job 4149:
==> flow/design.v <==
module izhikevich_neuron #(parameter DT = 16'h0100)  
(
    input wire clk,
    input wire rst,
    input wire [15:0] I,           
    output reg spike               
);
    reg signed [15:0] v, u;
    wire signed [15:0] a = 16'h0051;    
    wire signed [15:0] b = 16'h0200;    
    wire signed [15:0] c = -16'sd16640;  
    wire signed [15:0] d = 16'h0800;    
    wire signed [15:0] v_sq;
    wire signed [15:0] term1, term2, term3, dv_raw, du_raw;
    wire signed [15:0] bv;
    localparam signed [15:0] V_THRESH = 16'd7680;  
    cordic_mult sq_v (.x(v), .y(v), .out(v_sq));
    cordic_mult mul_004 (.x(16'h0148), .y(v_sq), .out(term1));
    cordic_mult mul_5v (.x(16'h0500), .y(v), .out(term2));
    assign term3 = 16'd35840;  
    assign dv_raw = term1 + term2 + term3 - u + I;
    cordic_mult mul_bv (.x(b), .y(v), .out(bv));
    assign du_raw = (bv - u);
    wire signed [15:0] du;
    cordic_mult mul_a (.x(a), .y(du_raw), .out(du));
    wire signed [31:0] dv_dt = dv_raw * $signed(DT);
    wire signed [31:0] du_dt = du * $signed(DT);
    always @(posedge clk or posedge rst) begin
        if (rst) begin
            v <= c;
            u <= 0;
            spike <= 0;
        end else begin
            if (v >= V_THRESH) begin
                v <= c;
                u <= u + d;
                spike <= 1;
            end else begin
                v <= v + dv_dt[23:8];  
                u <= u + du_dt[23:8];
                spike <= 0;
            end
        end
    end
endmodule
module cordic_mult(
    input signed [15:0] x,
    input signed [15:0] y,
    output signed [15:0] out
);
    wire signed [31:0] temp;
    assign temp = x * y;
    assign out = temp[23:8];  
endmodule
clock: 8.2 ns
lec_check: 0
cap_margin: 30
cell_pad_in_sites_detail_placement: 2
cell_pad_in_sites_global_placement: 2
core_margin: 6
core_utilization: 55
cts_cluster_diameter: 338
cts_cluster_size: 28
gpl_routability_driven: 0
hold_slack_margin: 0.22
min_routing_layer: met2
place_density: 0.51
setup_slack_margin: 1.1
slew_margin: 0
tns_end_percent: 25
run.sh (not shown) runs the stock make flow with config.mk's settings and CLKGATE_MAP_FILE=.
Job 4149: DPL-0033 in detailed placement (3_5_place_dp) -> run aborted
diff inputs: job 4149 => job 3741
- a deleted TNS_END_PERCENT that had been 25
- a deleted MIN_ROUTING_LAYER that had been met2
- a change of CORE_MARGIN from 6 to 2
- a change of SLEW_MARGIN from 0 to 20
- a change of CORE_UTILIZATION from 55 to 64
- a deleted CELL_PAD_IN_SITES_DETAIL_PLACEMENT that had been 2
- a deleted CELL_PAD_IN_SITES_GLOBAL_PLACEMENT that had been 2
- a deleted CTS_CLUSTER_SIZE that had been 28
- a deleted SETUP_SLACK_MARGIN that had been 1.1
- a deleted PLACE_DENSITY that had been 0.51
- a deleted GPL_ROUTABILITY_DRIVEN that had been 0
- a deleted HOLD_SLACK_MARGIN that had been 0.22
- a change of CAP_MARGIN from 30 to 20
- a deleted CTS_CLUSTER_DIAMETER that had been 338
- a change of the clock period (ns, I/O delays scaled along) from 8.2 to 6.49
[summary]
- Job 4149 did not make it past detailed placement (3_5_place_dp), where a tool error ended it.
- [flow] job 3741 | stages: complete | final checks: fail | reason: negative setup slack
- Looking at overall die width across job 4149 and job 3741, the one that comes out lower is job 3741.
- In job 3741 relative to job 4149, standard-cell row count had gone down by a few percent.
- Compared with job 4149, in job 3741 floorplan utilization saw an increase; fraction of registers with async set/reset saw little to no change; multiplexer share of the synthesized area saw little to no change; total of flip-flops plus latches after synthesis saw little to no change.
- Gate count after technology mapping came out exactly the same in job 4149 and job 3741.
- Count of input and output buffers: job 4149 vs job 3741, no meaningful difference
- Y dimension of the die (lower): job 3741
- Re area of the die: job 3741 is 21% down on job 4149.
The following lists how job 8696 was set up differently from job 3741:
- an added MAX_ROUTING_LAYER of met4
- a change of CORE_UTILIZATION from 64 to 72
- a change of the clock period (ns, I/O delays scaled along) from 6.49 to 11.1
## What came out
Job 8696 vs job 3741 on maximum fanout along the worst path: job 8696 is the higher one.
The final report for job 8696 shows a completed flow and a layout that fails verification, specifically negative setup slack.
Routed wire in job 8696 totals less than in job 3741.
What job 3741 reported for overall die height has to be multiplied by 0.944 to get the figure for job 8696.
In the metrics for job 8696 and job 3741, the one carrying the lower met3 capacity usage during global routing is job 3741.
Job 8696 vs job 3741, register share of the cell area went up by 0.67 points.
Summary of job 8696 over job 3741: worst setup slack shows an increase of 4.76 ns, logic depth of the worst setup path including buffers decreased by 2 relative to the old numbers.

========
## the reference run
Starts from the design.v that is shown in full above.
Settings: LEC_CHECK=0, ABC_AREA=1, CAP_MARGIN=20, CORE_MARGIN=2, CORE_UTILIZATION=71, CTS_CLUSTER_DIAMETER=196, PLACE_DENSITY_LB_ADDON=0.11, SETUP_SLACK_MARGIN=-0.63, SLEW_MARGIN=20; clock period 10.0 ns.
STATUS run=the reference run STAGES=ALL_DONE FINAL_CHECKS=FAILED CAUSE=setup timing
Here is what was changed in the inputs of the trial run compared with the reference run.
- a change of SETUP_SLACK_MARGIN from -0.63 to 2.71
- a deleted CTS_CLUSTER_DIAMETER that had been 196
Notes after the runs:
- The flow ended early for the trial run: it failed with a tool error in global routing.
- Cell count listed in synth_stat.txt came out exactly the same in the trial run and the reference run.
- The trial run gives more placer's final routability congestion estimate than the reference run did.
- Between the trial run and the reference run, half-perimeter wire length after placement is higher for the reference run, the trial run comes in under that.
- Higher instance area after placement goes to the trial run over the reference run.
- Reported for the trial run and the reference run, async set or reset register ratio after synthesis turned out identical to the last digit.
- The trial run ended with less total placed cells including tap cells than the reference run.
- Compare the trial run and the reference run | setup fix buffers added after clock tree synthesis lower: the reference run

========
run A:
// izhikevich_neuron: RTL as listed in full above, without the edits since
export LEC_CHECK = 0
export ABC_AREA = 1
export CAP_MARGIN = 20
export CORE_ASPECT_RATIO = 0.92
export CORE_MARGIN = 2
export CORE_UTILIZATION = 72
export PLACE_DENSITY = 0.6
export SETUP_SLACK_MARGIN = 3.96
export SLEW_MARGIN = 20
export TNS_END_PERCENT = 10
create_clock -name core_clock -period 13.4 [get_ports {clk}]
Looking at the reports, run A completed the entire flow and the layout it produced met the timing, design-rule and antenna checks.
The inputs of run B differ from those of run A as listed below.
Settings: a change of PLACE_DENSITY from 0.6 to 0.38; an added CTS_CLUSTER_SIZE of 98; a deleted SETUP_SLACK_MARGIN that had been 3.96; an added CTS_CLUSTER_DIAMETER of 193; a deleted CORE_ASPECT_RATIO that had been 0.92; a deleted ABC_AREA that had been 1; a change of the clock period (ns, I/O delays scaled along) from 13.4 to 10.2.
- Status run B: flow complete, layout not clean - negative setup slack
- Lower cell area after synthesis was reported by run B, not run A.
- Relative to run A, setup fix buffers added after clock tree synthesis has decreased by 56 in run B.
- When the final numbers for run B and run A were put side by side, the initial standard-cell utilization of the core turned out to be smaller in run B.
- The layout buffering overhead excluding clock cells reported for run B is greater than that of run A by 5.3 points.
- Looking at number of antenna violations at the first check in global routing, run B sits 2 above run A.
- Taking run A as the reference, in run B multi-input gate share of total cell area went down by 2.5 points; maximum frequency decreased 0.0019 GHz.
- Run B vs run A: height of the die up
- [compare] base=run A new=run B: non-clock buffer total of the final layout higher; final HPWL from detailed placement lower.
Changes in run C relative to run B:
Settings: removing TNS_END_PERCENT (formerly 10); removing CTS_CLUSTER_SIZE (formerly 98); changing PLACE_DENSITY from 0.38 to 0.6; removing CTS_CLUSTER_DIAMETER (formerly 193); setting ABC_AREA to 1 for the first time; changing the clock period (ns, I/O delays scaled along) from 10.2 to 13.4.
==> results <==
Going from run B to run C, met3 track demand over resource in global routing fell 1.6 points; minimum setup slack in the final design rose 2.46 ns; core utilization fell 11 points; total via count in the routed design rose 789.
A launching instance or port of the critical path of v[7] is what run C shows, while v[8] belongs to run B.
Run C went all the way through the flow, and no timing, DRC or antenna check failed.
Worst slew slack as a fraction of its limit, run C and run B: larger value in run B
## Diff of input files: run D against run C
Settings: SETUP_SLACK_MARGIN: unset -> 1.88; PLACE_DENSITY: 0.6 -> unset; MAX_ROUTING_LAYER: unset -> met4; the clock period (ns, I/O delays scaled along): 13.4 -> 6.49.
[summary]
Re count of buffers from port buffering: no difference whatsoever between run D and run C.
In the summary table, run D is marked failed, with error DPL-0038 raised in global routing.
Run D gives less pre-CTS setup slack than run C did.
Looking at number of instances resized during post-cts repair across run C and run D, the one that comes out lower is run C.
Run C and run D ended up with nearly the same number of buffers created by CTS.
Reported for run C and run D, total die area turned out identical to the last digit.
Re number of core rows: no difference whatsoever between run D and run C.
Looking at post-DP HPWL, run D sits 22% higher than run C does.
Diff run C..run D | count of mapped cells out of synthesis | unchanged
Across both runs, weighted congestion at the end of routability-driven global placement was higher for run D than for run C.
Reported for run C and run D, chip area from the yosys synthesis statistics turned out identical to the last digit.

========
build 92:
RTL: the design.v shown in full above, as it stands there.
Settings: LEC_CHECK=0, ABC_AREA=1, CAP_MARGIN=20, CORE_MARGIN=2, CORE_UTILIZATION=33, CTS_CLUSTER_DIAMETER=291, CTS_CLUSTER_SIZE=100, PLACE_DENSITY=0.91, SLEW_MARGIN=15, TNS_END_PERCENT=40; clock period 12.0 ns.
Both conditions hold for build 92: the flow ran to the end and the final layout passed the timing, design-rule and antenna checks.
The inputs of build 30 differ from those of build 92 as listed below.
- SLEW_MARGIN now 20, was 15
- PLACE_DENSITY_LB_ADDON now 0.3, previously not set
- CTS_CLUSTER_DIAMETER now 331, was 291
- PLACE_DENSITY no longer set, was 0.91
- CORE_UTILIZATION now 40, was 33
- TNS_END_PERCENT now 10, was 40
Notes after the runs:
Per the comparison of build 30 with build 92, die footprint dropped about 17%.
Compared with build 92, in build 30 maximum number of buffers from clock root to sink closely matched the old numbers; relative area of clock buffers and inverters in the final design neither gained nor lost much; total routed wirelength fell by about 4.4%.
Going from build 92 to build 30, count of cells along the worst register-to-register path shrinks by 6.1%.
On post-layout worst setup margin, the lower figure sits with build 92, not build 30.
## Diff of input files: build 88 against build 30
- ABC_AREA now 0, was 1
- CORE_UTILIZATION now 63, was 40
==> results <==
No stage failed in build 88, and the final checks on the layout all came back clean.
Floorplan row count, build 88 and build 30: lower on build 88
Delta (build 88 minus build 30): via total after detailed routing shrank by about 11%; final cycle utilization of the critical path grew by 1.9 points; total standard cell area after synthesis shrank by 0.0010 mm^2; worst path setup slack after routing shrank by 0.23 ns; number of standard cells reported by yosys shrank by 389.
Build 88 against build 30; final routed wirelength across all metal layers is down by more than 10%.
Build 30 vs build 88, launch point of the worst path: v[11]$_DFF_PP1_ vs v[10]$_DFF_PP1_
Summary of the comparison: cell area after placement is lower in build 88, relative to build 30.
From build 30 to build 88 the numbers moved as follows: highest achievable clock rate fell 1.7 MHz, post-layout minimum cycle time increased 0.23 ns.

========
## JK
Starts from the design.v that is shown in full above.
Settings: LEC_CHECK=0, ABC_AREA=0, CAP_MARGIN=20, CORE_MARGIN=2, CORE_UTILIZATION=40, CTS_CLUSTER_DIAMETER=338, CTS_CLUSTER_SIZE=100, SLEW_MARGIN=15, TNS_END_PERCENT=40; clock period 12.0 ns.
JK: no failed stages, no open violations at the end
Input-level comparison between MS and JK:
- swapping 40 for 20 in CORE_UTILIZATION
- swapping 40 for 10 in TNS_END_PERCENT
- putting PLACE_DENSITY_LB_ADDON at 0.3 where nothing was set
- swapping 15 for 20 in SLEW_MARGIN
- swapping 338 for 331 in CTS_CLUSTER_DIAMETER
Notes after the runs:
Delta (MS minus JK): final clock skew flat; horizontal extent of the die up about 40%. Delta(global-route met3 utilization, MS - JK) < 0. Changes observed in MS relative to JK: global-route wire length before repair increased 2500 um; final critical-path setup slack increased 8.5 ps; clock network latency to the later pin of the worst-skew pair essentially unchanged. Final-layout worst hold slack for MS is higher than for JK. Between MS and JK, it is MS whose clock period minus final worst setup slack is lower, by 8.5 ps. Sequential share of layout area down 0.25 points in MS wrt JK. Per the final summary, MS finished and its layout is clean on timing, DRC and antenna. For MS, the launch point of the worst path was v[6], unlike JK, where it was v[5].
The inputs of AL differ from those of MS as listed below.
- CORE_UTILIZATION changed from 20 to 25
- PLACE_DENSITY newly set to 0.91
- PLACE_DENSITY_LB_ADDON removed (was 0.3)
Findings:
In the metrics for AL and MS, the one carrying the higher count of cells resized by post-cts repair is AL.
Sequential cell area share: MS vs AL, no meaningful difference
Changes observed in AL relative to MS: critical path arrival now sits higher, final wirelength decreased 0.33%.
On share of the cycle needed by the critical path after routing: between AL and MS, it ends up higher for AL.
NOTE: cell count of the worst reg-to-reg path in AL falls short of that of MS
The higher final standard cell area without fillers came out of MS.
#### Input delta (TR over AL)
- GPL_TIMING_DRIVEN: unset -> 0
- PLACE_DENSITY: 0.91 -> unset
- CORE_UTILIZATION: 25 -> 41
- CELL_PAD_IN_SITES_GLOBAL_PLACEMENT: unset -> 3
- CTS_CLUSTER_SIZE: 100 -> unset
- ABC_AREA: 0 -> 1
- TNS_END_PERCENT: 10 -> unset
- CTS_CLUSTER_DIAMETER: 331 -> unset
- CORE_ASPECT_RATIO: unset -> 1.92
- CELL_PAD_IN_SITES_DETAIL_PLACEMENT: unset -> 1
- CORE_MARGIN: 2 -> 3
### Flow results
- TR: arrival time at the worst endpoint is 230 ps lower than what AL reported.
- TR — worst setup slack 240 ps higher, AL as reference
- [compare] base=AL new=TR: maximum number of pins on one net before global-route repair decreased 8, critical path depth increased 4.5%, count of buffer and inverter cells on the critical path increased 3, part of the Yosys area used for sequential elements decreased 0.38 points.
- Multi-input combinational gate total in TR vs AL: up 231
- Number of max-slew violations in the final report: TR vs AL identical
- Maximum fanout along the worst path in TR is 2 above AL.

========
RTL: the design.v shown in full above, as it stands there.
Settings: LEC_CHECK=0, ABC_AREA=1, CAP_MARGIN=20, CORE_MARGIN=2, CORE_UTILIZATION=70, CTS_CLUSTER_SIZE=86, GPL_ROUTABILITY_DRIVEN=1, HOLD_SLACK_MARGIN=0.04, MAX_ROUTING_LAYER=met4, PLACE_DENSITY_LB_ADDON=0.08, SLEW_MARGIN=5, TNS_END_PERCENT=10; clock period 11.3 ns.
==> next run, changes <==
CTS_CLUSTER_DIAMETER = 72   (was unset)
CTS_CLUSTER_SIZE = unset   (was 86)
GPL_ROUTABILITY_DRIVEN = unset   (was 1)
HOLD_SLACK_MARGIN = unset   (was 0.04)
MAX_ROUTING_LAYER = unset   (was met4)
PLACE_DENSITY = 0.6   (was unset)
PLACE_DENSITY_LB_ADDON = unset   (was 0.08)
SETUP_SLACK_MARGIN = -0.46   (was unset)
SLEW_MARGIN = 20   (was 5)
TNS_END_PERCENT = unset   (was 10)
clock period = 7.8 ns   (was 11.3 ns; I/O delays follow)
Effect: Now the flow finished with negative setup slack left; setup slack is worse by 4.3 ns; cell area grows by about 14%; count of clock-buffer cells in the layout is unchanged; utilization went up by 11 points; maximum frequency decreases by 7.1%; synthesized area does not change; cell count increases by about 8%; register-to-register slack got worse by 4.3 ns; flip-flop count is unchanged; sequential share of layout area fell by 0.60 points.
==> next run, changes <==
ABC_AREA = unset   (was 1)
CORE_UTILIZATION = 66   (was 70)
CTS_CLUSTER_DIAMETER = unset   (was 72)
MAX_ROUTING_LAYER = met4   (was unset)
PLACE_DENSITY = unset   (was 0.6)
SETUP_SLACK_MARGIN = unset   (was -0.46)
clock period = 8.19 ns   (was 7.8 ns; I/O delays follow)
The changed run completed, yet does not pass: negative setup slack.
Final cell count goes down by 15%.
Final area came out lower by 5.5%.
Core utilization shrinks by 4.7 points.
Routed wire length fell by 23%.
Synthesized area came out lower by 6.7%.
Sequential cell count stays the same.
==> next run, changes <==
ABC_AREA = 1   (was unset)
CORE_UTILIZATION = 72   (was 66)
PLACE_DENSITY_LB_ADDON = 0.08   (was unset)
clock period = 6.49 ns   (was 8.19 ns; I/O delays follow)
Result: Now the flow ended with an error in global routing (5_1_grt); synthesized cell count is higher by 24%; die size is lower by 1.7%; synthesized area is higher by about 7%.
